===== flow/run.sh =====
#!/bin/bash
# the make line also repeats each setting of config.mk as NAME=value (left out here)
make -C /OpenROAD-flow-scripts/flow DESIGN_CONFIG=/design/flow/config.mk WORK_HOME=/design/flow/orfs CLKGATE_MAP_FILE= finish

===== flow/config.mk =====
export PLATFORM = sky130hd
export DESIGN_NAME = mipse
export DESIGN_NICKNAME = mipse
export VERILOG_FILES = /design/flow/design.v
export SDC_FILE = /design/flow/constraint.sdc
export NUM_CORES = 4
export LEC_CHECK = 0
export CAP_MARGIN = 20
export CORE_MARGIN = 2
export CORE_UTILIZATION = 72
export CTS_CLUSTER_DIAMETER = 358
export CTS_CLUSTER_SIZE = 37
export PLACE_DENSITY_LB_ADDON = 0.28
export SETUP_SLACK_MARGIN = -0.6
export SLEW_MARGIN = 20
export TNS_END_PERCENT = 5

===== flow/constraint.sdc =====
create_clock -name core_clock -period 8.13 [get_ports {clk}]
set_input_delay 1.6260 -clock core_clock [delete_from_list [all_inputs] [get_ports {clk}]]
set_output_delay 1.6260 -clock core_clock [all_outputs]
set_load 0.01 [all_outputs]

===== flow/design.v =====
module alu (
  input [32-1:0] a, b, 
  input [6-1:0] s,
  output [32-1:0] y,
  output zero );
  assign y = s==6'b100000 ? a+b:
	  s==6'b100010 ? a-b:
	  s==6'b100100 ? a & b:
	  s==6'b100101 ? a | b:
	  s==6'b100110 ? a ^ b:
	  s==6'b100111 ? ~ (a | b):
	  b;
  assign zero = (y == 32'b0);
endmodule
module rfile (
 input clk,
 input [5-1:0] a1, a2, a3,
 output [32-1:0] rd1, rd2,
 input [32-1:0] wd3,
 input we3);
	reg [32-1:0] rf[0:32-1];
	assign rd1 = |a1 == 0 ? 0 : rf[a1];
	assign rd2 = |a2 == 0 ? 0 : rf[a2];
	always @(negedge clk) 
		if(we3) rf[a3] <= wd3;
endmodule
module mipse(
input clk, rst_n,
input [32-1:0] instr,
input [32-1:0] readdata,
output reg [32-1:0] pc,
output [32-1:0] aluout,
output [32-1:0] writedata,
output memwrite);
reg [32-1:0] pcplus4D ;
wire [32-1:0] pcplus4F ;
wire [32-1:0] pcbranchD ;
reg [32-1:0] instrD ;
wire stall;
wire btakenD;
assign pcplus4F = pc + 4;
always @(posedge clk or negedge rst_n)
begin 
   if(!rst_n) instrD <= 0;
   else if(!stall) instrD <= instr;
end
always @(posedge clk or negedge rst_n)
begin 
   if(!rst_n) pcplus4D <= 0;
   else if(!stall) pcplus4D <= pcplus4F;
end
always @(posedge clk or negedge rst_n)
begin 
   if(!rst_n) pc <= 0;
   else if(!stall & btakenD)
     pc <= pcbranchD;
   else if(!stall)
     pc <= pcplus4F;
end
wire [5-1:0] rsD, rdD, rtD, cadrW;
wire [6-1:0] opcodeD;
wire [5-1:0] shamtD;
wire [6-1:0] funcD;
wire sw_opD, addi_opD, lw_opD, alu_opD;
wire lui_opD, ori_opD, beq_opD, bne_opD, branchD;
wire grade_opD;
wire regwriteD, memtoregD;
wire [6-1:0] alucomD;
wire [16-1:0] immD;
reg [5-1:0] writeregW;
wire [32-1:0] rd1D, rd2D, rd1fD, rd2fD;
wire memwriteD;
wire slti_opD;
reg [5-1:0] rsE, rtE, rdE;
wire [32-1:0] signimmD;
reg [32-1:0] signimmE, rd1E, rd2E;
wire [32-1:0] resultW;
reg [6-1:0] alucomE;
reg regwriteE, memtoregE, alusrcE, regdstE;
reg memtoregM;
reg memwriteE;
reg regwriteW;
reg [5-1:0] writeregM;
reg regwriteM;
reg [32-1:0] aluoutM;
wire mult_opD;
reg mult_opE;
wire [32-1:0] multoutE;
reg grade_opE;
wire [2:0] gradeoutE;
reg slti_opE;
wire [5-1:0] writeregE;
wire lwstall, branchstall;
assign {opcodeD, rsD, rtD, rdD, shamtD, funcD} = instrD;
assign immD = instrD[16-1:0];
assign sw_opD = (opcodeD == 6'b101011);
assign lw_opD = (opcodeD == 6'b100011);
assign alu_opD = (opcodeD == 6'b000000) & (
		(funcD[5:3] == 3'b100)|(funcD == 6'b011000) );
assign mult_opD = (opcodeD == 6'b000000) & (funcD == 6'b011000);
assign addi_opD = (opcodeD == 6'b001000);
assign ori_opD = (opcodeD == 6'b001101);
assign lui_opD = (opcodeD == 6'b001111);
assign grade_opD = (opcodeD == 6'b101100);
assign slti_opD = (opcodeD == 6'b001010);
assign beq_opD = (opcodeD == 6'b000100);
assign bne_opD = (opcodeD == 6'b000101);
assign branchD = beq_opD | bne_opD;
assign memwriteD = sw_opD | grade_opD;
rfile rfile_1(.clk(clk), .rd1(rd1D), .a1(rsD), .rd2(rd2D), .a2(rtD),
    .wd3(resultW), .a3(writeregW), .we3(regwriteW));
assign alucomD = (addi_opD|lw_opD|sw_opD|grade_opD) ?
		6'b100000: ori_opD ? 6'b100101:
		(lui_opD) ? 6'b000001: (slti_opD) ? 6'b100010: funcD;
assign regwriteD = lw_opD | alu_opD | lui_opD | addi_opD | ori_opD | slti_opD ;
assign memtoregD = lw_opD ;
assign lwstall = ( (rsD == rtE) | (rtD == rtE) ) & memtoregE ;
assign branchstall = (branchD & regwriteE & (writeregE == rsD | writeregE == rtD)) |
				(branchD & memtoregM & (writeregM == rsD | writeregM == rtD)) ;
assign stall = lwstall | branchstall;
assign rd1fD = (rsD !=0) & (rsD == writeregM) & regwriteM  ? aluoutM: rd1D ;
assign rd2fD = (rtD !=0) & (rtD == writeregM) & regwriteM  ? aluoutM: rd2D ;
assign btakenD = beq_opD & (rd1fD == rd2fD) | bne_opD & (rd1fD != rd2fD);
assign signimmD = ori_opD ?  {16'b0,immD} :
				lui_opD ? {immD, 16'b0} :
				{{16{immD[15]}},immD} ;
assign pcbranchD = pcplus4D + {signimmD[29:0],2'b00};
always @(posedge clk) begin
  if(!stall) begin
	slti_opE <= slti_opD;
	grade_opE <= grade_opD;
	mult_opE <= mult_opD;
	rd1E <= rd1fD;
	rd2E <= rd2fD;
	signimmE <= signimmD;
	alucomE <= alucomD;
	alusrcE <= ~alu_opD;
	regdstE <= alu_opD;  end
end
always @(posedge clk or negedge rst_n) begin
	if(!rst_n) begin
		rsE <= 0;
		rtE <= 0;
		rdE <= 0;
		memtoregE <= 0;
		regwriteE <= 0;
		memwriteE <= 0; end
	else if(stall) begin
		rsE <= 0;
		rtE <= 0;
		rdE <= 0;
		memtoregE <= 0;
		regwriteE <= 0;
		memwriteE <= 0; end
	else begin
		rsE <= rsD;
		rtE <= rtD;
		rdE <= rdD;
		memtoregE <= memtoregD;
		regwriteE <= regwriteD;
		memwriteE <= memwriteD; end
end
wire [32-1:0] srcaE, writedataE, srcbE, aluoutE;
reg [32-1:0] writedataM;
reg memwriteM;
assign srcaE = regwriteM & rsE!=0 & writeregM == rsE  ? aluoutM :
				regwriteW & rsE!=0 & writeregW == rsE ? resultW : rd1E;
assign writedataE = regwriteM & rtE!=0 & writeregM == rtE ? aluoutM :
				regwriteW & rtE!=0 & writeregW == rtE ? resultW : rd2E;
assign srcbE = alusrcE ? signimmE : writedataE;
assign writeregE = regdstE ? rdE: rtE;
assign multoutE = srcaE * srcbE;
assign gradeoutE =
	(writedataE >= 85) ? 5:
	(writedataE < 85 && writedataE >= 60) ? 4:
	(writedataE < 60 && writedataE >= 40) ? 3:
	(writedataE < 40 && writedataE >= 10) ? 2:
	1;
alu alu_1(.a(srcaE), .b(srcbE), .s(alucomE), .y(aluoutE));
always @(posedge clk) begin
	if(slti_opE) aluoutM <= {31'b0,aluoutE[31]};
	else if(mult_opE) aluoutM <= multoutE;
	else aluoutM <= aluoutE;
		memtoregM <= memtoregE;
	if(grade_opE) writedataM <= {{(32-3){1'b0}}, gradeoutE};
	else writedataM <= writedataE;
		writeregM <= writeregE;
end
always @(posedge clk or negedge rst_n) begin
	if(!rst_n) begin
		regwriteM <= 0;
		memwriteM <= 0; end
	else begin
		regwriteM <= regwriteE;
		memwriteM <= memwriteE; end
end
reg [32-1:0] readdataW, aluoutW;
reg memtoregW;
assign aluout = aluoutM;
assign writedata = writedataM;
assign memwrite = memwriteM;
always @(posedge clk) begin
	readdataW <= readdata;
	aluoutW <= aluoutM;
	memtoregW <= memtoregM;
	writeregW <= writeregM;
end
always @(posedge clk or negedge rst_n) begin
	if(!rst_n) 
		regwriteW <= 0;
	else 
		regwriteW <= regwriteM;
end
assign resultW = memtoregW ? readdataW: aluoutW;
endmodule

==> run_results.csv, run 1 <==
group,metric,value,unit
die,std_cell_rows,125,
logic_synthesis,ys_top_cells_by_count,"edfxtp_1, mux4_2, inv_1",
logic_synthesis,top_cells_by_area,"edfxtp_1, mux4_2, fa_1",
logic_synthesis,ys_area,84600,um2
placement,dp_hpwl,249000,um
logic_synthesis,netlist_area,84600,um2
cts,cts_max_level,2,
die,die-area,120000,um2
logic_synthesis,async_flop_share,8.43,%
cts,clock_sinks,1388,
logic_synthesis,synth-xor-area-share,2.53,%
die,die_y,347,um
logic_synthesis,edf_count,1131,
logic_synthesis,yosys.area.top_type_share,40.1,%
logic_synthesis,ys_cells,6290,
logic_synthesis,synth.cellmix.adderShare,13.4,%
cts,cts.path.max_buffers,3,
logic_synthesis,floorplan.nets,7015,
global_route,gr-total-overflow,269,
die,ios,163,
run_status,status,"did not finish",
logic_synthesis,syn_avg_cell_area,13.5,um2
logic_synthesis,ys_top_logic_family,"multiplexers",
logic_synthesis,most_common_cell,"edfxtp_1",
logic_synthesis,mux_share,19.0,%
global_route,grt.total_usage,86.4,%
logic_synthesis,synthDistinctLibCells,93,
cts,cts-buffers-inserted,43,
placement,gp_congestion,1.08,
logic_synthesis,ys_warn_count,2,
logic_synthesis,synth-main-ff-cell,"edfxtp_1",
logic_synthesis,yosysTopAreaCell,"edfxtp_1",
placement,pre_cts_slack,-1600,ps
logic_synthesis,syn_inst,6290,
logic_synthesis,ys.flops,1388,
logic_synthesis,synthAoiAreaFrac,6.66,%
run_status,failing_step,"global routing",
cts,hold_buffers,0,
die,core,116000,um2
die,die_w,347,um
placement,placed_area,92800,um2
logic_synthesis,ys_sh_simple,6.99,%
placement,port_buffers,162,
run_status,error,"[ERROR GRT-0116] Global routing finished with congestion. Check the congestion regions in the DRC Viewer.",
logic_synthesis,synth_seq_share,46.9,%
cts,cts-root-buf,"clkbuf_16",
die,initial_utilization,72.7,%
[layer usage]
| metal | GRT overflow | track usage, % |
|---|---|---|
| met5 | 14 | 64.2 |
| met3 | 29 | 79.6 |
| met4 | 97 | 81.8 |
| met2 | 87 | 95.1 |
| met1 | 42 | 87.1 |
[metrics by stage]
| stage | hold WS [ps] | util (%) | std cells |
|---|---|---|---|
| after floorplan | 325 | - | 6290 |
| after global placement | 347 | 79.7 | 8265 |
| after CTS | 418 | 84.5 | 9360 |
| after detailed placement | 369 | 79.7 | 8265 |
[timing repair]
| item | CTS |
|---|---|
| pin swaps | 30 |
| cloned | 0 |
| endpoints found under the setup margin | 48 |
| gates resized | 93 |
| setup buffers | 12 |
| endpoints found under the hold margin | 0 |
==> run 2, diff against run 1 <==
Settings changed: CELL_PAD_IN_SITES_DETAIL_PLACEMENT from default to 2, CELL_PAD_IN_SITES_GLOBAL_PLACEMENT from default to 1, CORE_UTILIZATION 72 to 41, CTS_CLUSTER_DIAMETER 358 to 25, CTS_CLUSTER_SIZE 37 to default, GPL_ROUTABILITY_DRIVEN from default to 1, GPL_TIMING_DRIVEN from default to 0, MAX_ROUTING_LAYER from default to met4, MIN_ROUTING_LAYER from default to met2, PLACE_DENSITY_LB_ADDON 0.28 to default, SETUP_SLACK_MARGIN -0.6 to -0.85, SLEW_MARGIN 20 to 25, TNS_END_PERCENT 5 to 55.
Clock period 8.13 ns to 10.0 ns, I/O delays scaled along.
==> run 2 against run 1 <==
Against the previous run: the run again fails in global routing; synthesized cell count did not move; die size increased by 75%; synthesized area is the same.
==> run_results.csv, run 2 <==
group,metric,value,unit
run_status,failing_step,"global routing",
placement,pre_cts_slack,-3370,ps
cts,hold_buffers,0,
logic_synthesis,synth_seq_share,46.9,%
cts,clock_sinks,1388,
logic_synthesis,syn_avg_cell_area,13.5,um2
logic_synthesis,netlist_area,84600,um2
die,die_y,458,um
logic_synthesis,ys_warn_count,2,
global_route,gr-total-overflow,9052,
die,die_w,458,um
logic_synthesis,yosysTopAreaCell,"edfxtp_1",
logic_synthesis,yosys.area.top_type_share,40.1,%
cts,cts-root-buf,"clkbuf_16",
logic_synthesis,synth.cellmix.adderShare,13.4,%
logic_synthesis,syn_inst,6290,
logic_synthesis,ys_top_cells_by_count,"edfxtp_1, mux4_2, inv_1",
logic_synthesis,ys.flops,1388,
logic_synthesis,ys_cells,6290,
die,std_cell_rows,166,
cts,cts-buffers-inserted,405,
logic_synthesis,top_cells_by_area,"edfxtp_1, mux4_2, fa_1",
logic_synthesis,synthDistinctLibCells,93,
run_status,status,"did not finish",
logic_synthesis,async_flop_share,8.43,%
placement,gp_congestion,1.07,
die,initial_utilization,41.3,%
placement,dp_cells,9252,
logic_synthesis,edf_count,1131,
logic_synthesis,ys_top_logic_family,"multiplexers",
logic_synthesis,mux_share,19.0,%
placement,dp_hpwl,307000,um
logic_synthesis,most_common_cell,"edfxtp_1",
run_status,error,"[ERROR GRT-0116] Global routing finished with congestion. Check the congestion regions in the DRC Viewer.",
die,ios,163,
logic_synthesis,ys_area,84600,um2
cts,cts.path.max_buffers,4,
cts,cts_max_level,5,
logic_synthesis,ys_sh_simple,6.99,%
placement,port_buffers,162,
logic_synthesis,floorplan.nets,7015,
logic_synthesis,synthAoiAreaFrac,6.66,%
global_route,grt.total_usage,95.4,%
die,die-area,210000,um2
placement,placed_area,92800,um2
logic_synthesis,synth-main-ff-cell,"edfxtp_1",
logic_synthesis,synth-xor-area-share,2.53,%
die,core,205000,um2
[run 2: layer usage]
metal  GRT usage, %  GRT overflow
met2           92.9          1679
met4           76.3           731
met3            110          6642
met5              -             -
met1              -             -
[run 2: through the flow]
stage          hold WS (ps)  util (%)  setup TNS (ps)
4_1_cts                 359      54.2          -26120
3_5_place_dp            340      45.3          -46540
3_3_place_gp            339      43.8         -956000
2_1_floorplan           325         -               0
[run 2: what timing repair did]
item / 4_1_cts
setup endpoints to repair: 20
buffers inserted: 28
hold endpoints to repair: 0
resized: 149
pin swaps: 7
==> run 3, diff against run 2 <==
Settings changed: CELL_PAD_IN_SITES_DETAIL_PLACEMENT 2 to default, CELL_PAD_IN_SITES_GLOBAL_PLACEMENT 1 to default, CORE_UTILIZATION 41 to 72, CTS_CLUSTER_DIAMETER 25 to 372, CTS_CLUSTER_SIZE from default to 99, GPL_ROUTABILITY_DRIVEN 1 to default, GPL_TIMING_DRIVEN 0 to default, MAX_ROUTING_LAYER met4 to default, MIN_ROUTING_LAYER met2 to default, PLACE_DENSITY from default to 0.42, SETUP_SLACK_MARGIN -0.85 to default, SLEW_MARGIN 25 to 20, TNS_END_PERCENT 55 to default.
Clock period 10.0 ns to 7.91 ns, I/O delays scaled along.
==> run 3 against run 2 <==
Against the previous run: synthesized cell count did not move; the run again fails in global routing; die size decreased by 43%; synthesized area is the same.
==> run_results.csv, run 3 <==
group,metric,value,unit
cts,clock_sinks,1388,
logic_synthesis,yosys.area.top_type_share,40.1,%
logic_synthesis,async_flop_share,8.43,%
logic_synthesis,top_cells_by_area,"edfxtp_1, mux4_2, fa_1",
logic_synthesis,yosysTopAreaCell,"edfxtp_1",
die,ios,163,
logic_synthesis,ys_top_logic_family,"multiplexers",
die,die_w,347,um
logic_synthesis,ys_top_cells_by_count,"edfxtp_1, mux4_2, inv_1",
die,std_cell_rows,125,
placement,placed_area,92700,um2
placement,port_buffers,162,
die,initial_utilization,72.7,%
logic_synthesis,ys_warn_count,2,
logic_synthesis,floorplan.nets,7015,
logic_synthesis,edf_count,1131,
logic_synthesis,synth-main-ff-cell,"edfxtp_1",
cts,cts-root-buf,"clkbuf_16",
logic_synthesis,ys_sh_simple,6.99,%
global_route,grt.total_usage,80.7,%
run_status,error,"[ERROR GRT-0232] Routing congestion too high. Check the congestion heatmap in the GUI.",
die,die-area,120000,um2
run_status,status,"did not finish",
global_route,gr-total-overflow,40,
cts,cts_max_level,1,
die,core,116000,um2
logic_synthesis,ys_area,84600,um2
logic_synthesis,syn_avg_cell_area,13.5,um2
cts,hold_buffers,0,
placement,dp_hpwl,232000,um
logic_synthesis,synthAoiAreaFrac,6.66,%
run_status,failing_step,"global routing",
placement,gp_congestion,1.08,
cts,cts-buffers-inserted,18,
cts,cts.path.max_buffers,3,
logic_synthesis,synthDistinctLibCells,93,
logic_synthesis,netlist_area,84600,um2
logic_synthesis,synth-xor-area-share,2.53,%
logic_synthesis,most_common_cell,"edfxtp_1",
logic_synthesis,synth.cellmix.adderShare,13.4,%
die,die_y,347,um
logic_synthesis,synth_seq_share,46.9,%
logic_synthesis,mux_share,19.0,%
logic_synthesis,ys.flops,1388,
logic_synthesis,ys_cells,6290,
logic_synthesis,syn_inst,6290,
[run 3: metal layers]
metal,track usage (%),overflow
met1,80.7,0
met2,92.7,9
met4,77.8,17
met3,70.1,13
met5,53.7,1
[run 3: what timing repair did]
action | CTS
setup buffers | 47
hold endpoints to repair | 0
endpoints found under the setup margin | 53
gates resized | 337
gates cloned | 9
pin swaps | 112
[run 3: stage by stage]
| stage | setup TNS [ps] | hold slack, ps | std cells | setup WS, ps |
|---|---|---|---|---|
| floorplan | -4490 | 325 | 6290 | -644 |
| global placement | -25590 | 337 | 8272 | -1370 |
| detailed placement | -37480 | 337 | 8272 | -1700 |
| CTS | -22290 | 383 | 9376 | -1070 |
==> run 4, diff against run 3 <==
Settings changed: CTS_CLUSTER_DIAMETER 372 to default, CTS_CLUSTER_SIZE 99 to 39, PLACE_DENSITY 0.42 to default, PLACE_DENSITY_LB_ADDON from default to 0.28.
Clock period 7.91 ns to 8.74 ns, I/O delays scaled along.
==> run 4 against run 3 <==
Against the previous run: the flow stops in clock tree synthesis; synthesized cell count stayed put; die size did not move; synthesized area did not move.
==> run_results.csv, run 4 <==
group,metric,value,unit
run_status,status,"did not finish",
run_status,failing_step,"clock tree synthesis",
run_status,error,"[ERROR DPL-0033] detailed placement checks failed during check placement.",
logic_synthesis,ys_top_cells_by_count,"edfxtp_1, mux4_2, inv_1",
die,die_w,347,um
logic_synthesis,most_common_cell,"edfxtp_1",
logic_synthesis,edf_count,1131,
die,die-area,120000,um2
logic_synthesis,ys_warn_count,2,
placement,placed_area,91500,um2
logic_synthesis,synthAoiAreaFrac,6.66,%
die,std_cell_rows,125,
die,ios,163,
logic_synthesis,syn_avg_cell_area,13.5,um2
logic_synthesis,synthDistinctLibCells,93,
logic_synthesis,async_flop_share,8.43,%
die,core,116000,um2
placement,dp_hpwl,226000,um
logic_synthesis,synth-main-ff-cell,"edfxtp_1",
die,die_y,347,um
placement,gp_congestion,1.10,
logic_synthesis,floorplan.nets,7015,
logic_synthesis,synth-xor-area-share,2.53,%
logic_synthesis,netlist_area,84600,um2
logic_synthesis,top_cells_by_area,"edfxtp_1, mux4_2, fa_1",
placement,port_buffers,162,
die,initial_utilization,72.7,%
logic_synthesis,ys_cells,6290,
logic_synthesis,yosys.area.top_type_share,40.1,%
logic_synthesis,yosysTopAreaCell,"edfxtp_1",
logic_synthesis,synth_seq_share,46.9,%
logic_synthesis,mux_share,19.0,%
logic_synthesis,ys_top_logic_family,"multiplexers",
logic_synthesis,synth.cellmix.adderShare,13.4,%
logic_synthesis,ys.flops,1388,
logic_synthesis,ys_area,84600,um2
logic_synthesis,ys_sh_simple,6.99,%
logic_synthesis,syn_inst,6290,
[run 4: per-stage QoR]
step	util, %	worst slack, ps	std cells	hold slack [ps]
after detailed placement	78.6	-1020	8131	337
after floorplan	-	-8.40	6290	325
after global placement	78.6	-928	8131	349
==> run 5, diff against run 4 <==
Settings changed: CORE_UTILIZATION 72 to 71, PLACE_DENSITY_LB_ADDON 0.28 to default.
Clock period 8.74 ns to 8.62 ns, I/O delays scaled along.
==> run 5 against run 4 <==
Against the previous run: synthesized cell count unchanged; die size increased by 1.4%; synthesized area unchanged; the run fails in global routing.
==> run_results.csv, run 5 <==
group,metric,value,unit
logic_synthesis,synth.cellmix.adderShare,13.4,%
placement,port_buffers,162,
logic_synthesis,async_flop_share,8.43,%
placement,gp_congestion,1.09,
logic_synthesis,mux_share,19.0,%
placement,dp_cells,8191,
logic_synthesis,most_common_cell,"edfxtp_1",
logic_synthesis,netlist_area,84600,um2
die,initial_utilization,71.7,%
logic_synthesis,ys_warn_count,2,
die,ios,163,
logic_synthesis,synthAoiAreaFrac,6.66,%
logic_synthesis,ys_area,84600,um2
placement,pre_cts_slack,-640,ps
die,std_cell_rows,126,
logic_synthesis,edf_count,1131,
die,die_y,349,um
die,core,118000,um2
logic_synthesis,yosys.area.top_type_share,40.1,%
logic_synthesis,top_cells_by_area,"edfxtp_1, mux4_2, fa_1",
placement,dp_hpwl,219000,um
logic_synthesis,synth_seq_share,46.9,%
cts,cts.path.max_buffers,3,
cts,cts-buffers-inserted,145,
run_status,error,"[ERROR GRT-0116] Global routing finished with congestion. Check the congestion regions in the DRC Viewer.",
global_route,grt.total_usage,77.8,%
logic_synthesis,floorplan.nets,7015,
cts,cts-root-buf,"clkbuf_16",
logic_synthesis,synthDistinctLibCells,93,
logic_synthesis,ys_sh_simple,6.99,%
run_status,failing_step,"global routing",
logic_synthesis,ys_top_cells_by_count,"edfxtp_1, mux4_2, inv_1",
cts,cts_max_level,4,
global_route,gr-total-overflow,7,
cts,clock_sinks,1388,
run_status,status,"did not finish",
logic_synthesis,synth-xor-area-share,2.53,%
logic_synthesis,ys.flops,1388,
die,die_w,349,um
logic_synthesis,yosysTopAreaCell,"edfxtp_1",
logic_synthesis,syn_inst,6290,
cts,hold_buffers,0,
logic_synthesis,ys_cells,6290,
placement,placed_area,92000,um2
logic_synthesis,syn_avg_cell_area,13.5,um2
die,die-area,122000,um2
logic_synthesis,ys_top_logic_family,"multiplexers",
logic_synthesis,synth-main-ff-cell,"edfxtp_1",
## run 5: repair_timing
action | CTS
buffers inserted | 48
resized | 245
setup endpoints to repair | 49
cloned | 4
pin swaps | 76
## run 5: stage by stage
step                setup TNS (ps)
floorplan                        0
global placement             -3300
detailed placement           -5250
CTS                          -3230
## run 5: metal layers
layer  GRT overflow  GRT usage (%)
met5              0           49.4
met4              3           73.5
met3              1           66.3
met2              3           90.6
met1              0           78.6
==> run 6, diff against run 5 <==
Settings changed: CAP_MARGIN 20 to 35, CELL_PAD_IN_SITES_DETAIL_PLACEMENT from default to 1, CORE_MARGIN 2 to 5, CORE_UTILIZATION 71 to 43, CTS_CLUSTER_SIZE 39 to 24, GPL_ROUTABILITY_DRIVEN from default to 0, GPL_TIMING_DRIVEN from default to 0, PLACE_DENSITY_LB_ADDON from default to 0.09, SLEW_MARGIN 20 to 5, TNS_END_PERCENT from default to 85.
Clock period 8.62 ns to 11.3 ns, I/O delays scaled along.
==> run 6 against run 5 <==
Against the previous run: the run now finishes clean; synthesized cell count unchanged; die size up 69%; synthesized area unchanged.
==> run_results.csv, run 6 <==
group,metric,value,unit
run_status,status,"timing/DRC/antenna clean",
worst_setup_path,worstSetupPathType,"flip-flop to flip-flop",
worst_setup_path,critPathSlowestCell,"o21ai_2",
global_route,grt_max_degree,73,
worst_setup_path,endpoint,"aluoutM[27]",
logic_synthesis,synthAoiAreaFrac,6.66,%
die,die_w,454,um
final_timing,final.min_clock_period,11060,ps
logic_synthesis,mux_share,19.0,%
die,die-area,206000,um2
cts,cts-buffers-inserted,162,
worst_setup_path,worstPathArrival,11700,ps
placement,dp_hpwl,267000,um
final_timing,finClkSkew,83.7,ps
cells_and_area,fin_nets,8569,
logic_synthesis,ys_top_cells_by_count,"edfxtp_1, mux4_2, inv_1",
worst_setup_path,cp.required,11930,ps
logic_synthesis,most_common_cell,"edfxtp_1",
logic_synthesis,ys_sh_simple,6.99,%
drt,wirelength,367000,um
flow_run,max_cap_violations,0,
die,core,195000,um2
logic_synthesis,ys_area,84600,um2
final_timing,rsz0062_at_grt,"no",
logic_synthesis,top_cells_by_area,"edfxtp_1, mux4_2, fa_1",
worst_setup_path,cp_top_family,"adder cells",
hold_path,min-delay-path-class,"flip-flop to flip-flop",
logic_synthesis,yosys.area.top_type_share,40.1,%
logic_synthesis,ys_top_logic_family,"multiplexers",
cts,path_clk_slew,70,ps
hold_path,hp-start,"memwriteE",
worst_setup_path,crit_cells,32,
logic_synthesis,synth-xor-area-share,2.53,%
worst_setup_path,crit_path_start,"memtoregW",
cells_and_area,nFillCells,20100,
worst_setup_path,cp_max_fo,34,
final_timing,setup_violations,0,
logic_synthesis,edf_count,1131,
global_route,gr-total-overflow,0,
hold_path,worstHoldPathCells,0,
logic_synthesis,netlist_area,84600,um2
worst_setup_path,crit_path_start_kind,"flip-flop",
worst_setup_path,r2r_slack,240,ps
hold_path,whs_endpoint,"memwriteM",
cts,cts_max_level,4,
final_timing,maxSlewHeadroom,23.7,%
worst_setup_path,cpMostUsedCell,"fa_1",
worst_setup_path,r2r_start,"memtoregW",
logic_synthesis,ys_cells,6290,
drt,wire_per_inst,34.6,um
drt,dr_total_vias,66300,
placement,port_buffers,162,
cts,cts_tree,"yes",
final_timing,max_freq,90.4,MHz
final_timing,period_used_share,97.9,%
flow_run,warnings,1089,
cts,insertion_delay,830,ps
cts,hold_buffers,0,
worst_setup_path,reg2reg_depth,32,
drt,drc,0,
placement,dp_cells,9267,
logic_synthesis,ys.flops,1388,
logic_synthesis,synthDistinctLibCells,93,
worst_setup_path,r2r_end,"aluoutM[27]",
cells_and_area,final_cells,10600,
die,initial_utilization,43.3,%
final_timing,slew_violations,0,
logic_synthesis,synth_seq_share,46.9,%
drt,ant_nets,0,
cts,clock_sinks,1388,
logic_synthesis,syn_inst,6290,
cells_and_area,syn2layout_area_growth,21.7,%
cts,cts.path.max_buffers,3,
logic_synthesis,synth-main-ff-cell,"edfxtp_1",
drt,firstDrtPassIters,7,
logic_synthesis,async_flop_share,8.43,%
final_timing,hold_violations,0,
global_route,antenna_found_initial,12,
logic_synthesis,floorplan.nets,7015,
die,die_y,454,um
global_route,grt.total_usage,35.4,%
logic_synthesis,syn_avg_cell_area,13.5,um2
global_route,grt_pass1_vias,71500,
final_timing,holdWs,349,ps
logic_synthesis,ys_warn_count,2,
worst_setup_path,max_stage_delay,860,ps
logic_synthesis,yosysTopAreaCell,"edfxtp_1",
final_timing,worstMarginPinSlew,1150,ps
drt,drtIter0Drc,8809,
die,std_cell_rows,162,
drt,viasPerCell,6.25,
global_route,grt_pass1_wl,514000,um
worst_setup_path,endpoint_kind,"flip-flop",
worst_setup_path,critPathBufInv,7,
logic_synthesis,synth.cellmix.adderShare,13.4,%
die,ios,163,
cts,cts-root-buf,"clkbuf_16",
-- run 6: layout make-up --
class / count / area, um2 / share of cell area (%)
multi-input combinational: 3922 / 41500 / 40.4
clock buffer: 174 / 4140 / 4.02
antenna: 6 / 15.0 / 0.0146
inverter: 588 / 2230 / 2.17
clock inverter: 1152 / 5280 / 5.13
tap: 2624 / 3280 / 3.19
sequential: 1388 / 39700 / 38.6
buffer: 385 / 1660 / 1.62
timing repair buffer: 373 / 5100 / 4.95
-- run 6: stage by stage --
| stage | setup slack, ps | TNS [ps] | cell area, um2 | util [%] |
|---|---|---|---|---|
| after floorplan | 2270 | 0 | 84600 | - |
| after global placement | -2490 | -171380 | 89500 | 45.8 |
| after detailed placement | -1250 | -7420 | 93100 | 47.7 |
| after CTS | 9.52 | 0 | 103000 | 52.5 |
| after global routing | 9.24 | 0 | 103000 | 52.7 |
| final | 236 | 0 | 103000 | 52.7 |
-- run 6: per-layer routing --
metal	vias up	track usage, %	wire [um]
li1	26200	-	-
met1	34100	42.3	128000
met2	4662	55.2	169000
met3	1300	10.4	39400
met4	2	25.2	30200
met5	-	0	13
-- run 6: timing repair --
action | 4_1_cts | 5_1_grt
endpoints found under the setup margin | 11 | 8
resized | 41 | 42
buffers inserted | 2 | 7
pin swaps | 2 | 3
==> run 7, diff against run 6 <==
Settings changed: ABC_AREA from default to 0, CAP_MARGIN 35 to 20, CELL_PAD_IN_SITES_DETAIL_PLACEMENT 1 to 0, CELL_PAD_IN_SITES_GLOBAL_PLACEMENT from default to 0, CORE_ASPECT_RATIO from default to 1.1, CORE_MARGIN 5 to 3, CORE_UTILIZATION 43 to 68, CTS_CLUSTER_SIZE 24 to 15, GPL_ROUTABILITY_DRIVEN 0 to default, GPL_TIMING_DRIVEN 0 to default, PLACE_DENSITY_LB_ADDON 0.09 to default, SETUP_SLACK_MARGIN from default to -0.41, SLEW_MARGIN 5 to 20, TNS_END_PERCENT 85 to 90.
Clock period 11.3 ns to 7.29 ns, I/O delays scaled along.
==> run 7 against run 6 <==
Against the previous run: the run now fails in global routing; synthesized area stayed put; die size shrank 37%; synthesized cell count did not move.
==> run_results.csv, run 7 <==
group,metric,value,unit
placement,port_buffers,162,
logic_synthesis,ys_top_cells_by_count,"edfxtp_1, mux4_2, inv_1",
logic_synthesis,synth-xor-area-share,2.53,%
die,ios,163,
cts,cts-buffers-inserted,146,
logic_synthesis,floorplan.nets,7015,
run_status,status,"did not finish",
placement,gp_congestion,1.10,
logic_synthesis,netlist_area,84600,um2
cts,cts.path.max_buffers,3,
logic_synthesis,synth_seq_share,46.9,%
logic_synthesis,ys.flops,1388,
die,die_y,376,um
die,std_cell_rows,135,
logic_synthesis,synth.cellmix.adderShare,13.4,%
logic_synthesis,yosys.area.top_type_share,40.1,%
logic_synthesis,syn_avg_cell_area,13.5,um2
die,die-area,129000,um2
logic_synthesis,ys_warn_count,2,
die,initial_utilization,68.6,%
placement,placed_area,93700,um2
cts,clock_sinks,1388,
logic_synthesis,mux_share,19.0,%
logic_synthesis,synthDistinctLibCells,93,
logic_synthesis,synthAoiAreaFrac,6.66,%
die,die_w,342,um
logic_synthesis,ys_sh_simple,6.99,%
logic_synthesis,edf_count,1131,
placement,pre_cts_slack,-1960,ps
run_status,failing_step,"global routing",
cts,cts-root-buf,"clkbuf_16",
logic_synthesis,ys_area,84600,um2
logic_synthesis,top_cells_by_area,"edfxtp_1, mux4_2, fa_1",
logic_synthesis,async_flop_share,8.43,%
logic_synthesis,yosysTopAreaCell,"edfxtp_1",
logic_synthesis,ys_top_logic_family,"multiplexers",
logic_synthesis,synth-main-ff-cell,"edfxtp_1",
cts,cts_max_level,4,
die,core,123000,um2
placement,dp_cells,8452,
logic_synthesis,syn_inst,6290,
placement,dp_hpwl,214000,um
logic_synthesis,most_common_cell,"edfxtp_1",
logic_synthesis,ys_cells,6290,
[run 7: metrics by stage]
step	util [%]
4_1_cts	84.1
3_3_place_gp	76.0
3_5_place_dp	76.0
2_1_floorplan	-
[run 7: repair_timing]
action                                  in CTS
setup buffers                               45
pin swaps                                   62
endpoints found under the setup margin      55
hold buffers                                 0
gates cloned                                 2
resized                                    177
==> run 8, diff against run 7 <==
Settings changed: ABC_AREA 0 to default, CELL_PAD_IN_SITES_DETAIL_PLACEMENT 0 to default, CELL_PAD_IN_SITES_GLOBAL_PLACEMENT 0 to default, CORE_ASPECT_RATIO 1.1 to default, CORE_MARGIN 3 to 2, CORE_UTILIZATION 68 to 72, CTS_CLUSTER_DIAMETER from default to 398, CTS_CLUSTER_SIZE 15 to 98, PLACE_DENSITY from default to 0.39, SETUP_SLACK_MARGIN -0.41 to default, TNS_END_PERCENT 90 to 5.
Clock period 7.29 ns to 6.25 ns, I/O delays scaled along.
==> run 8 against run 7 <==
Against the previous run: synthesized cell count did not move; die size fell by 6.5%; the run again fails in global routing; synthesized area did not move.
==> run_results.csv, run 8 <==
group,metric,value,unit
logic_synthesis,synth_seq_share,46.9,%
logic_synthesis,most_common_cell,"edfxtp_1",
die,std_cell_rows,125,
logic_synthesis,synth-xor-area-share,2.53,%
die,ios,163,
logic_synthesis,ys_top_cells_by_count,"edfxtp_1, mux4_2, inv_1",
run_status,error,"[ERROR GRT-0232] Routing congestion too high. Check the congestion heatmap in the GUI.",
logic_synthesis,async_flop_share,8.43,%
logic_synthesis,ys_sh_simple,6.99,%
cts,cts-buffers-inserted,18,
logic_synthesis,top_cells_by_area,"edfxtp_1, mux4_2, fa_1",
logic_synthesis,synth.cellmix.adderShare,13.4,%
die,die_w,347,um
logic_synthesis,synthDistinctLibCells,93,
logic_synthesis,ys_top_logic_family,"multiplexers",
logic_synthesis,synthAoiAreaFrac,6.66,%
logic_synthesis,floorplan.nets,7015,
logic_synthesis,edf_count,1131,
placement,port_buffers,162,
run_status,failing_step,"global routing",
die,die-area,120000,um2
logic_synthesis,yosysTopAreaCell,"edfxtp_1",
die,die_y,347,um
placement,gp_congestion,1.07,
logic_synthesis,synth-main-ff-cell,"edfxtp_1",
run_status,status,"did not finish",
die,initial_utilization,72.7,%
logic_synthesis,ys_warn_count,2,
logic_synthesis,ys_area,84600,um2
placement,pre_cts_slack,-3580,ps
logic_synthesis,syn_avg_cell_area,13.5,um2
global_route,gr-total-overflow,49,
logic_synthesis,ys.flops,1388,
cts,cts_max_level,1,
logic_synthesis,ys_cells,6290,
cts,clock_sinks,1388,
global_route,grt.total_usage,81.8,%
logic_synthesis,mux_share,19.0,%
placement,dp_hpwl,244000,um
logic_synthesis,netlist_area,84600,um2
cts,cts-root-buf,"clkbuf_16",
logic_synthesis,syn_inst,6290,
logic_synthesis,yosys.area.top_type_share,40.1,%
cts,cts.path.max_buffers,3,
die,core,116000,um2
[run 8: metrics by stage]
| stage | cells | util, % | area [um2] |
|---|---|---|---|
| 2_1_floorplan | 6290 | - | 84900 |
| 3_3_place_gp | 8430 | 81.1 | 94400 |
| 3_5_place_dp | 8430 | 81.1 | 94400 |
| 4_1_cts | 9506 | 85.7 | 99700 |
[run 8: per-layer routing]
metal,overflow,global-route usage [%]
met1,1,82.2
met2,7,92.7
met3,22,72.9
met4,19,76.8
met5,0,60.3
[run 8: timing repair]
| item | CTS |
|---|---|
| pin swaps | 60 |
| endpoints found under the hold margin | 0 |
| buffers inserted | 22 |
| endpoints found under the setup margin | 59 |
| gates cloned | 1 |
| resized | 151 |
| hold buffers | 0 |
==> run 9, diff against run 8 <==
Settings changed: CTS_CLUSTER_DIAMETER 398 to default, CTS_CLUSTER_SIZE 98 to default, PLACE_DENSITY 0.39 to 0.42, TNS_END_PERCENT 5 to default.
Clock period 6.25 ns to 11.2 ns, I/O delays scaled along.
==> run 9 against run 8 <==
Against the previous run: the run again fails in global routing; die size unchanged; synthesized cell count unchanged; synthesized area unchanged.
==> run_results.csv, run 9 <==
group,metric,value,unit
placement,port_buffers,162,
placement,pre_cts_slack,450,ps
logic_synthesis,syn_avg_cell_area,13.5,um2
die,initial_utilization,72.7,%
cts,hold_buffers,0,
cts,ctsResizeCount,0,
cts,cts-root-buf,"clkbuf_16",
logic_synthesis,ys_top_cells_by_count,"edfxtp_1, mux4_2, inv_1",
logic_synthesis,top_cells_by_area,"edfxtp_1, mux4_2, fa_1",
cts,cts_max_level,4,
cts,cts.path.max_buffers,3,
die,die_y,347,um
logic_synthesis,ys_top_logic_family,"multiplexers",
logic_synthesis,ys_warn_count,2,
logic_synthesis,ys_sh_simple,6.99,%
logic_synthesis,synthAoiAreaFrac,6.66,%
logic_synthesis,synth-xor-area-share,2.53,%
logic_synthesis,syn_inst,6290,
cts,clock_sinks,1388,
logic_synthesis,synth-main-ff-cell,"edfxtp_1",
die,die_w,347,um
logic_synthesis,netlist_area,84600,um2
logic_synthesis,yosysTopAreaCell,"edfxtp_1",
logic_synthesis,synthDistinctLibCells,93,
die,ios,163,
logic_synthesis,edf_count,1131,
logic_synthesis,synth.cellmix.adderShare,13.4,%
logic_synthesis,yosys.area.top_type_share,40.1,%
run_status,failing_step,"global routing",
logic_synthesis,synth_seq_share,46.9,%
logic_synthesis,ys_cells,6290,
cts,cts-buffers-inserted,149,
logic_synthesis,floorplan.nets,7015,
die,std_cell_rows,125,
logic_synthesis,mux_share,19.0,%
placement,dp_hpwl,196000,um
cts,post_cts_buffers,0,
logic_synthesis,most_common_cell,"edfxtp_1",
logic_synthesis,ys.flops,1388,
logic_synthesis,ys_area,84600,um2
die,die-area,120000,um2
placement,gp_congestion,1.08,
die,core,116000,um2
logic_synthesis,async_flop_share,8.43,%
run_status,status,"did not finish",
run 9: through the flow:
stage / std cells / utilization, % / area (um2)
detailed placement: 7791 / 76.1 / 88500
floorplan: 6290 / - / 84600
CTS: 9087 / 83.7 / 97400
global placement: 7790 / 76.1 / 88500
==> run 10, diff against run 9 <==
Settings changed: ABC_AREA from default to 1, CELL_PAD_IN_SITES_DETAIL_PLACEMENT from default to 0, CELL_PAD_IN_SITES_GLOBAL_PLACEMENT from default to 0, CORE_ASPECT_RATIO from default to 1.1, CORE_MARGIN 2 to 3, CORE_UTILIZATION 72 to 68, CTS_CLUSTER_DIAMETER from default to 232, CTS_CLUSTER_SIZE from default to 15, PLACE_DENSITY 0.42 to default, SETUP_SLACK_MARGIN from default to -0.0, TNS_END_PERCENT from default to 90.
Clock period 11.2 ns to 6.84 ns, I/O delays scaled along.
==> run 10 against run 9 <==
Against the previous run: the run again fails in global routing; synthesized cell count is 62% higher; synthesized area increased by 5.2%; die size is 12% higher.
==> run_results.csv, run 10 <==
group,metric,value,unit
run_status,status,"did not finish",
run_status,failing_step,"global routing",
run_status,error,"[ERROR GRT-0232] Routing congestion too high. Check the congestion heatmap in the GUI.",
die,std_cell_rows,138,
cts,cts_max_level,3,
logic_synthesis,yosys.area.top_type_share,38.2,%
logic_synthesis,syn_inst,10200,
logic_synthesis,ys_warn_count,2,
logic_synthesis,synth-xor-area-share,1.56,%
cts,cts-buffers-inserted,102,
logic_synthesis,ys_area,89000,um2
logic_synthesis,synth_seq_share,44.6,%
logic_synthesis,synthDistinctLibCells,62,
die,die-area,135000,um2
logic_synthesis,synthAoiAreaFrac,15.4,%
die,die_w,351,um
logic_synthesis,ys_cells,10200,
logic_synthesis,ys_top_logic_family,"simple AND/OR/NAND/NOR gates",
cts,cts.path.max_buffers,3,
placement,gp_congestion,1.14,
logic_synthesis,netlist_area,89000,um2
logic_synthesis,top_cells_by_area,"edfxtp_1, fa_1, nand2_1",
cts,cts-root-buf,"clkbuf_16",
logic_synthesis,synth-main-ff-cell,"edfxtp_1",
die,core,129000,um2
logic_synthesis,most_common_cell,"nand2_1",
placement,port_buffers,162,
logic_synthesis,yosysTopAreaCell,"edfxtp_1",
placement,dp_hpwl,247000,um
logic_synthesis,synth.cellmix.adderShare,12.7,%
die,initial_utilization,68.8,%
logic_synthesis,mux_share,0,%
logic_synthesis,ys_top_cells_by_count,"nand2_1, inv_1, edfxtp_1",
logic_synthesis,async_flop_share,8.43,%
logic_synthesis,syn_avg_cell_area,8.75,um2
die,ios,163,
global_route,gr-total-overflow,75,
global_route,grt.total_usage,78.0,%
logic_synthesis,ys_sh_simple,17.0,%
die,die_y,385,um
logic_synthesis,ys.flops,1388,
placement,dp_cells,12200,
logic_synthesis,floorplan.nets,10900,
logic_synthesis,edf_count,1131,
cts,clock_sinks,1388,
cts,hold_buffers,0,
==> run 10: repair_timing <==
action | in CTS
setup buffers | 150
pin swaps | 111
resized | 238
gates cloned | 3
setup endpoints to repair | 55
==> run 10: per-stage QoR <==
step	hold slack, ps	setup slack (ps)	instance area (um2)	TNS [ps]
floorplan	331	-488	89900	-2140
CTS	352	-1110	107000	-20030
detailed placement	339	-1610	97900	-25510
global placement	335	-1580	97900	-27080
==> run 10: layer usage <==
layer  GRT overflow  GRT usage (%)
met4             32           77.0
met2             39           91.7
met5              0           48.6
met1              1           77.7
met3              3           64.9
==> run 11, diff against run 10 <==
Settings changed: ABC_AREA 1 to default, CELL_PAD_IN_SITES_DETAIL_PLACEMENT 0 to default, CELL_PAD_IN_SITES_GLOBAL_PLACEMENT 0 to default, CORE_ASPECT_RATIO 1.1 to default, CORE_MARGIN 3 to 2, CORE_UTILIZATION 68 to 72, CTS_CLUSTER_DIAMETER 232 to default, CTS_CLUSTER_SIZE 15 to 97, PLACE_DENSITY from default to 0.42, SETUP_SLACK_MARGIN -0.0 to default, TNS_END_PERCENT 90 to 5.
Clock period 6.84 ns to 8.07 ns, I/O delays scaled along.
==> run 11 against run 10 <==
Against the previous run: the flow again stops in global routing; synthesized area fell by 4.9%; die size decreased by 11%; synthesized cell count shrank 38%.
==> run_results.csv, run 11 <==
group,metric,value,unit
run_status,status,"did not finish",
run_status,failing_step,"global routing",
run_status,error,"[ERROR GRT-0116] Global routing finished with congestion. Check the congestion regions in the DRC Viewer.",
logic_synthesis,synthAoiAreaFrac,6.66,%
logic_synthesis,edf_count,1131,
die,die_y,347,um
die,ios,163,
logic_synthesis,ys_top_logic_family,"multiplexers",
logic_synthesis,ys_top_cells_by_count,"edfxtp_1, mux4_2, inv_1",
logic_synthesis,mux_share,19.0,%
logic_synthesis,syn_avg_cell_area,13.5,um2
logic_synthesis,ys_cells,6290,
cts,cts_max_level,4,
logic_synthesis,synth-main-ff-cell,"edfxtp_1",
logic_synthesis,syn_inst,6290,
logic_synthesis,synth-xor-area-share,2.53,%
cts,clock_sinks,1388,
logic_synthesis,ys_sh_simple,6.99,%
logic_synthesis,ys.flops,1388,
die,std_cell_rows,125,
cts,cts-root-buf,"clkbuf_16",
die,initial_utilization,72.7,%
logic_synthesis,yosysTopAreaCell,"edfxtp_1",
placement,port_buffers,162,
logic_synthesis,ys_area,84600,um2
global_route,grt.total_usage,91.4,%
logic_synthesis,synth_seq_share,46.9,%
global_route,gr-total-overflow,1373,
logic_synthesis,synthDistinctLibCells,93,
cts,cts-buffers-inserted,147,
die,die_w,347,um
die,die-area,120000,um2
logic_synthesis,synth.cellmix.adderShare,13.4,%
logic_synthesis,yosys.area.top_type_share,40.1,%
cts,cts.path.max_buffers,3,
cts,hold_buffers,0,
logic_synthesis,top_cells_by_area,"edfxtp_1, mux4_2, fa_1",
logic_synthesis,floorplan.nets,7015,
logic_synthesis,netlist_area,84600,um2
logic_synthesis,ys_warn_count,2,
placement,gp_congestion,1.05,
logic_synthesis,async_flop_share,8.43,%
placement,dp_hpwl,233000,um
die,core,116000,um2
logic_synthesis,most_common_cell,"edfxtp_1",
-- run 11: metrics by stage --
stage / hold slack (ps) / TNS, ps / area, um2 / worst slack, ps / std cells
4_1_cts: 395 / -29900 / 103000 / -1110 / 9590
3_5_place_dp: 349 / -34110 / 92700 / -1310 / 8254
3_3_place_gp: 357 / -13580 / 92700 / -1020 / 8254
2_1_floorplan: 325 / -3500 / 84900 / -486 / 6290
-- run 11: layer usage --
metal  overflow  global-route usage, %
met2        561                   98.3
met3        220                   85.3
met5         34                   74.7
met4        364                   90.7
met1        194                   91.1
-- run 11: timing repair --
| item | 4_1_cts |
|---|---|
| setup buffers | 46 |
| endpoints found under the setup margin | 53 |
| pin swaps | 82 |
| endpoints found under the hold margin | 0 |
| gates resized | 190 |
| gates cloned | 1 |
==> run 12, diff against run 11 <==
Settings changed: ABC_AREA from default to 0, CELL_PAD_IN_SITES_DETAIL_PLACEMENT from default to 0, CELL_PAD_IN_SITES_GLOBAL_PLACEMENT from default to 0, CORE_ASPECT_RATIO from default to 1.1, CORE_MARGIN 2 to 3, CORE_UTILIZATION 72 to 69, CTS_CLUSTER_SIZE 97 to 31, PLACE_DENSITY 0.42 to default, PLACE_DENSITY_LB_ADDON from default to 0.09, SETUP_SLACK_MARGIN from default to 2.48, TNS_END_PERCENT 5 to 90.
Clock period 8.07 ns to 8.8 ns, I/O delays scaled along.
==> run 12 against run 11 <==
Against the previous run: the run again fails in global routing; synthesized area did not move; die size increased by 5.5%; synthesized cell count unchanged.
==> run_results.csv, run 12 <==
group,metric,value,unit
run_status,status,"did not finish",
run_status,failing_step,"global routing",
run_status,error,"[ERROR GRT-0232] Routing congestion too high. Check the congestion heatmap in the GUI.",
logic_synthesis,ys.flops,1388,
logic_synthesis,ys_top_logic_family,"multiplexers",
logic_synthesis,syn_avg_cell_area,13.5,um2
logic_synthesis,netlist_area,84600,um2
cts,cts-buffers-inserted,144,
logic_synthesis,most_common_cell,"edfxtp_1",
logic_synthesis,floorplan.nets,7015,
placement,port_buffers,162,
cts,cts.path.max_buffers,3,
placement,dp_cells,8274,
logic_synthesis,ys_top_cells_by_count,"edfxtp_1, mux4_2, inv_1",
global_route,grt.total_usage,76.4,%
logic_synthesis,synth-main-ff-cell,"edfxtp_1",
die,initial_utilization,69.6,%
logic_synthesis,synth_seq_share,46.9,%
die,core,122000,um2
cts,cts_max_level,4,
logic_synthesis,ys_sh_simple,6.99,%
logic_synthesis,top_cells_by_area,"edfxtp_1, mux4_2, fa_1",
die,ios,163,
logic_synthesis,synthAoiAreaFrac,6.66,%
placement,gp_congestion,1.06,
die,die_w,340,um
die,die-area,127000,um2
die,die_y,373,um
placement,pre_cts_slack,-308,ps
logic_synthesis,edf_count,1131,
logic_synthesis,synth.cellmix.adderShare,13.4,%
logic_synthesis,synth-xor-area-share,2.53,%
logic_synthesis,synthDistinctLibCells,93,
logic_synthesis,async_flop_share,8.43,%
die,std_cell_rows,134,
logic_synthesis,ys_area,84600,um2
logic_synthesis,yosysTopAreaCell,"edfxtp_1",
placement,dp_hpwl,217000,um
logic_synthesis,ys_cells,6290,
logic_synthesis,syn_inst,6290,
cts,cts-root-buf,"clkbuf_16",
cts,clock_sinks,1388,
logic_synthesis,yosys.area.top_type_share,40.1,%
global_route,gr-total-overflow,11,
logic_synthesis,ys_warn_count,2,
logic_synthesis,mux_share,19.0,%
-- run 12: what timing repair did --
item | 4_1_cts
setup buffers | 91
resized | 370
endpoints found under the setup margin | 1135
endpoints found under the hold margin | 0
pin swaps | 141
hold buffers | 0
gates cloned | 10
-- run 12: routing by layer --
layer,GRT usage (%),overflow
met5,45.6,0
met4,72.2,4
met3,65.4,2
met2,89.4,5
met1,76.9,0
-- run 12: through the flow --
step                util, %  cell area, um2  hold WS [ps]
global placement       75.8           92100           342
floorplan                 -           85300           325
CTS                    85.2          104000           378
detailed placement     75.8           92100           364
==> run 13, diff against run 12 <==
Settings changed: CELL_PAD_IN_SITES_DETAIL_PLACEMENT 0 to default, CELL_PAD_IN_SITES_GLOBAL_PLACEMENT 0 to default, CORE_ASPECT_RATIO 1.1 to default, CORE_MARGIN 3 to 2, CORE_UTILIZATION 69 to 66, CTS_CLUSTER_SIZE 31 to 36, PLACE_DENSITY_LB_ADDON 0.09 to default, SETUP_SLACK_MARGIN 2.48 to -0.53, TNS_END_PERCENT 90 to default.
Clock period 8.8 ns to 5.5 ns, I/O delays scaled along.
==> run 13 against run 12 <==
Against the previous run: the flow again stops in global routing; synthesized cell count did not move; die size up 3.3%; synthesized area is the same.
==> run_results.csv, run 13 <==
group,metric,value,unit
run_status,status,"did not finish",
run_status,failing_step,"global routing",
run_status,error,"[ERROR GRT-0232] Routing congestion too high. Check the congestion heatmap in the GUI.",
die,die-area,131000,um2
logic_synthesis,ys_warn_count,2,
logic_synthesis,yosys.area.top_type_share,40.1,%
die,std_cell_rows,131,
logic_synthesis,async_flop_share,8.43,%
die,initial_utilization,66.4,%
logic_synthesis,yosysTopAreaCell,"edfxtp_1",
logic_synthesis,synth-xor-area-share,2.53,%
cts,hold_buffers,0,
die,die_w,362,um
logic_synthesis,top_cells_by_area,"edfxtp_1, mux4_2, fa_1",
logic_synthesis,synth.cellmix.adderShare,13.4,%
logic_synthesis,synth-main-ff-cell,"edfxtp_1",
placement,placed_area,95500,um2
logic_synthesis,ys_cells,6290,
placement,pre_cts_slack,-3920,ps
die,core,127000,um2
logic_synthesis,edf_count,1131,
logic_synthesis,ys_top_cells_by_count,"edfxtp_1, mux4_2, inv_1",
die,die_y,362,um
logic_synthesis,mux_share,19.0,%
logic_synthesis,syn_inst,6290,
cts,cts-buffers-inserted,149,
logic_synthesis,synthAoiAreaFrac,6.66,%
placement,dp_hpwl,233000,um
placement,gp_congestion,1.07,
logic_synthesis,synthDistinctLibCells,93,
cts,cts-root-buf,"clkbuf_16",
logic_synthesis,ys.flops,1388,
global_route,gr-total-overflow,7,
logic_synthesis,netlist_area,84600,um2
logic_synthesis,synth_seq_share,46.9,%
cts,clock_sinks,1388,
logic_synthesis,ys_top_logic_family,"multiplexers",
placement,port_buffers,162,
logic_synthesis,most_common_cell,"edfxtp_1",
logic_synthesis,syn_avg_cell_area,13.5,um2
logic_synthesis,ys_area,84600,um2
die,ios,163,
global_route,grt.total_usage,77.1,%
logic_synthesis,floorplan.nets,7015,
logic_synthesis,ys_sh_simple,6.99,%
cts,cts.path.max_buffers,3,
cts,cts_max_level,4,
## run 13: repair_timing
item                       CTS
pin swaps                   80
buffers inserted            69
gates cloned                 1
setup endpoints to repair   60
gates resized              207
## run 13: layer usage
metal / GRT usage, % / GRT overflow
met5: 47.9 / 0
met3: 66.3 / 0
met1: 78.0 / 0
met2: 89.8 / 3
met4: 72.1 / 4
## run 13: through the flow
| step | instances | utilization (%) |
|---|---|---|
| 4_1_cts | 10000 | 83.0 |
| 3_5_place_dp | 8656 | 75.0 |
| 3_3_place_gp | 8656 | 75.0 |
| 2_1_floorplan | 6290 | - |
==> run 14, diff against run 13 <==
Settings changed: ABC_AREA 0 to default, CORE_UTILIZATION 66 to 44, CTS_CLUSTER_SIZE 36 to default, SETUP_SLACK_MARGIN -0.53 to default.
Clock period 5.5 ns to 6.25 ns, I/O delays scaled along.
==> run 14 against run 13 <==
Against the previous run: the layout now fails its checks (setup timing); synthesized area stayed put; die size is 49% higher; synthesized cell count stayed put.
==> run_results.csv, run 14 <==
group,metric,value,unit
run_status,status,"complete, but fails checks",
run_status,checkFailReasons,"setup timing",
global_route,gr-total-overflow,0,
cells_and_area,fin_nets,8937,
final_timing,worstMarginPinSlew,1210,ps
placement,dp_hpwl,211000,um
logic_synthesis,most_common_cell,"edfxtp_1",
logic_synthesis,syn_avg_cell_area,13.5,um2
cts,clock_sinks,1388,
drt,dr_total_vias,63000,
logic_synthesis,ys_top_cells_by_count,"edfxtp_1, mux4_2, inv_1",
cells_and_area,logic_area,43000,um2
die,core,191000,um2
cells_and_area,fin_area,107000,um2
die,std_cell_rows,160,
die,ios,163,
worst_setup_path,r2r_start,"rtE[4]",
placement,dp_cells,9499,
die,initial_utilization,44.4,%
worst_setup_path,cp_max_fo,7,
logic_synthesis,netlist_area,84600,um2
global_route,grt_max_degree,152,
final_timing,rsz0062_at_grt,"yes",
logic_synthesis,top_cells_by_area,"edfxtp_1, mux4_2, fa_1",
drt,drc,0,
die,die_y,443,um
drt,ant_nets,0,
global_route,antenna_found_initial,10,
final_timing,max_freq,110,MHz
worst_setup_path,endpoint,"aluoutM[25]",
worst_setup_path,max_stage_delay,580,ps
final_timing,finClkSkew,64.0,ps
worst_setup_path,crit_cells,37,
logic_synthesis,synth_seq_share,46.9,%
final_timing,slew_violations,0,
logic_synthesis,ys_area,84600,um2
cells_and_area,nFillCells,15800,
worst_setup_path,critPathBufInv,12,
logic_synthesis,syn_inst,6290,
logic_synthesis,yosysTopAreaCell,"edfxtp_1",
placement,port_buffers,162,
cts,path_clk_slew,60,ps
final_timing,setup_ws,-2870,ps
final_timing,maxSlewHeadroom,18.2,%
cts,hold_buffers,0,
cells_and_area,ff_latch_area,39700,um2
logic_synthesis,synth-xor-area-share,2.53,%
logic_synthesis,synthAoiAreaFrac,6.66,%
drt,viasPerCell,5.80,
placement,pre_cts_slack,-3180,ps
worst_setup_path,cp.required,6970,ps
logic_synthesis,async_flop_share,8.43,%
hold_path,worstHoldPathCells,0,
die,die_w,443,um
logic_synthesis,yosys.area.top_type_share,40.1,%
worst_setup_path,cp_top_family,"adder cells",
placement,gp_congestion,0.984,
worst_setup_path,critPathSlowestCell,"or4_4",
cts,cts-root-buf,"clkbuf_16",
cells_and_area,utilization,56.3,%
final_timing,hold_violations,0,
global_route,grt_pass1_wl,437000,um
cts,insertion_delay,810,ps
flow_run,max_cap_violations,0,
logic_synthesis,ys_cells,6290,
worst_setup_path,r2r_slack,-2870,ps
cells_and_area,syn2layout_area_growth,26.9,%
logic_synthesis,floorplan.nets,7015,
logic_synthesis,ys_top_logic_family,"multiplexers",
die,die-area,196000,um2
global_route,grt.total_usage,30.8,%
worst_setup_path,worstPathArrival,9840,ps
logic_synthesis,ys.flops,1388,
logic_synthesis,ys_sh_simple,6.99,%
placement,placed_area,96300,um2
worst_setup_path,worstSetupPathType,"flip-flop to flip-flop",
cts,cts_tree,"yes",
drt,wirelength,304000,um
cts,cts_max_level,4,
final_timing,final.min_clock_period,9120,ps
worst_setup_path,reg2reg_depth,37,
drt,firstDrtPassIters,6,
hold_path,min-delay-path-class,"flip-flop to flip-flop",
drt,drtIter0Drc,6332,
cts,cts.path.max_buffers,3,
cells_and_area,final_cells,10900,
hold_path,whs_endpoint,"memwriteM",
worst_setup_path,crit_path_start_kind,"flip-flop",
flow_run,warnings,1099,
logic_synthesis,edf_count,1131,
logic_synthesis,synthDistinctLibCells,93,
drt,wire_per_inst,28.0,um
final_timing,period_used_share,146,%
final_timing,setup_violations,58,
logic_synthesis,synth.cellmix.adderShare,13.4,%
worst_setup_path,r2r_end,"aluoutM[25]",
logic_synthesis,ys_warn_count,2,
logic_synthesis,synth-main-ff-cell,"edfxtp_1",
cts,cts-buffers-inserted,154,
worst_setup_path,crit_path_start,"rtE[4]",
worst_setup_path,cpMostUsedCell,"fa_1",
final_timing,finalSetupTns,-84610,ps
worst_setup_path,endpoint_kind,"flip-flop",
global_route,grt_pass1_vias,66800,
hold_path,hp-start,"memwriteE",
logic_synthesis,mux_share,19.0,%
-- run 14: per-layer routing --
layer	GRT usage, %	vias up	part of all wire (%)
met5	0	-	0.016
met4	19.5	8	6.5
met3	6.49	766	7.7
met2	50.6	3190	49
met1	37.1	32000	37
li1	-	27000	-
-- run 14: area by class of cell --
class	instances	area share (%)
sequential	1388	37.0
antenna	4	0.00933
clock buffer	167	3.76
multi-input combinational	3922	40.1
clock inverter	1137	4.59
inverter	588	2.09
tap	2511	2.93
timing repair buffer	1134	9.52
-- run 14: repair_timing --
action                                 in CTS  in global routing
gates cloned                                8                  0
gates resized                             244                169
pin swaps                                 103                 94
setup endpoints to repair                  59                 59
setup buffers                              38                 23
endpoints found under the hold margin       0                  0
-- run 14: metrics by stage --
step	hold WS, ps
after global routing	326
after CTS	315
final	323
after global placement	340
after floorplan	325
after detailed placement	342
==> run 15, diff against run 14 <==
Settings changed: CORE_UTILIZATION 44 to 60.
Clock period 6.25 ns to 12.3 ns, I/O delays scaled along.
==> run 15 against run 14 <==
Against the previous run: now clean on timing, DRC and antenna; critical endpoint is now pc[23]; die size shrank 26%; highest routed layer unchanged; non-clock buffer count fell by 785; synthesized area stayed put; first-iteration DRC count grew 30%; clock skew grew 0.61 ps.
==> run_results.csv, run 15 <==
group,metric,value,unit
run_status,status,"timing/DRC/antenna clean",
cells_and_area,fin_nets,8149,
hold_path,min-delay-path-class,"flip-flop to flip-flop",
drt,drc,0,
die,core,140000,um2
placement,port_buffers,162,
logic_synthesis,yosysTopAreaCell,"edfxtp_1",
logic_synthesis,yosys.area.top_type_share,40.1,%
final_timing,holdWs,370,ps
logic_synthesis,synthDistinctLibCells,93,
worst_setup_path,crit_path_start_kind,"flip-flop",
cts,clock_sinks,1388,
cts,cts-buffers-inserted,151,
die,ios,163,
final_timing,worstMarginPinSlew,1230,ps
cells_and_area,syn2layout_area_growth,15.9,%
cts,cts_max_level,4,
worst_setup_path,r2r_start,"rfile_1.rf[24][11]",
die,initial_utilization,60.6,%
hold_path,worstHoldPathCells,0,
drt,viasPerCell,6.58,
logic_synthesis,netlist_area,84600,um2
final_timing,setup_violations,0,
cts,cts.path.max_buffers,3,
logic_synthesis,ys.flops,1388,
final_timing,finalSetupTns,0,ps
logic_synthesis,most_common_cell,"edfxtp_1",
logic_synthesis,ys_area,84600,um2
hold_path,whs_endpoint,"memwriteM",
worst_setup_path,r2r_end,"pc[23]",
placement,pre_cts_slack,1280,ps
worst_setup_path,critPathSlowestCell,"nor4_2",
global_route,grt.total_usage,41.0,%
logic_synthesis,synthAoiAreaFrac,6.66,%
cts,ctsResizeCount,0,
logic_synthesis,ys_sh_simple,6.99,%
worst_setup_path,endpoint,"pc[23]",
logic_synthesis,floorplan.nets,7015,
logic_synthesis,ys_top_logic_family,"multiplexers",
die,die_y,380,um
worst_setup_path,endpoint_kind,"flip-flop",
cts,cts_tree,"yes",
global_route,grt_pass1_vias,63800,
die,die_w,380,um
worst_setup_path,worstPathArrival,12120,ps
logic_synthesis,synth_seq_share,46.9,%
worst_setup_path,cp_max_fo,24,
placement,dp_hpwl,191000,um
die,std_cell_rows,137,
placement,gp_congestion,1.05,
final_timing,finClkSkew,64.6,ps
logic_synthesis,synth.cellmix.adderShare,13.4,%
worst_setup_path,max_stage_delay,940,ps
drt,wire_per_inst,31.2,um
logic_synthesis,top_cells_by_area,"edfxtp_1, mux4_2, fa_1",
cts,post_cts_buffers,0,
hold_path,hp-start,"memwriteE",
global_route,gr-total-overflow,0,
flow_run,max_cap_violations,0,
flow_run,warnings,1112,
final_timing,setup_ws,850,ps
final_timing,maxSlewHeadroom,17.5,%
logic_synthesis,ys_top_cells_by_count,"edfxtp_1, mux4_2, inv_1",
drt,dr_total_vias,62100,
cts,insertion_delay,810,ps
logic_synthesis,ys_warn_count,2,
cells_and_area,nFillCells,9812,
logic_synthesis,async_flop_share,8.43,%
logic_synthesis,mux_share,19.0,%
logic_synthesis,ys_cells,6290,
worst_setup_path,crit_cells,15,
worst_setup_path,cp.required,12970,ps
drt,firstDrtPassIters,6,
die,die-area,144000,um2
cts,cts-root-buf,"clkbuf_16",
global_route,grt_max_degree,197,
final_timing,slew_violations,0,
cts,path_clk_slew,60,ps
worst_setup_path,reg2reg_depth,15,
final_timing,hold_violations,0,
logic_synthesis,syn_avg_cell_area,13.5,um2
logic_synthesis,syn_inst,6290,
worst_setup_path,crit_chain,"mux4_2 > mux4_2 > nand2_1 > o21ai_0 > a22o_1 > xor2_1 > nor4_2 > nand4_1 > nor2_1 > buf_4 > xnor2_1 > nor2b_4 > buf_4 > o21ai_0 > a22o_1",
global_route,antenna_found_initial,18,
logic_synthesis,synth-main-ff-cell,"edfxtp_1",
final_timing,rsz0062_at_grt,"no",
drt,drtIter0Drc,8207,
logic_synthesis,edf_count,1131,
cts,hold_buffers,0,
logic_synthesis,synth-xor-area-share,2.53,%
worst_setup_path,critPathBufInv,2,
cells_and_area,utilization,70.2,%
worst_setup_path,worstSetupPathType,"flip-flop to flip-flop",
worst_setup_path,r2r_slack,850,ps
drt,ant_nets,0,
worst_setup_path,cp_top_family,"simple AND/OR/NAND/NOR gates",
worst_setup_path,crit_path_start,"rfile_1.rf[24][11]",
global_route,grt_pass1_wl,423000,um
drt,wirelength,294000,um
==> run 15: routing by layer <==
layer  vias up  track usage, %  routed length [um]
met1     31200            51.5              102000
met2      4477            62.7              136000
li1      25400               -                   -
met5         -               0                 103
met4        14            26.5               19900
met3       988            11.8               35600
==> run 15: cell type report <==
class / instances / area (um2) / area share (%)
diodes: 12 / 30.0 / 0.0306
clock buffers: 179 / 4160 / 4.24
clock inverters: 1121 / 4970 / 5.07
inverters: 588 / 2210 / 2.25
multi-input cells: 3922 / 41400 / 42.2
flip-flops and latches: 1388 / 39700 / 40.5
well taps: 1876 / 2350 / 2.39
repair buffers: 349 / 3180 / 3.25
==> run 15: stage by stage <==
step / cell area, um2 / cells
2_1_floorplan: 84600 / 6290
6_report: 98000 / 9435
3_3_place_gp: 88800 / 8121
4_1_cts: 98000 / 9422
3_5_place_dp: 88900 / 8123
5_1_grt: 98000 / 9423
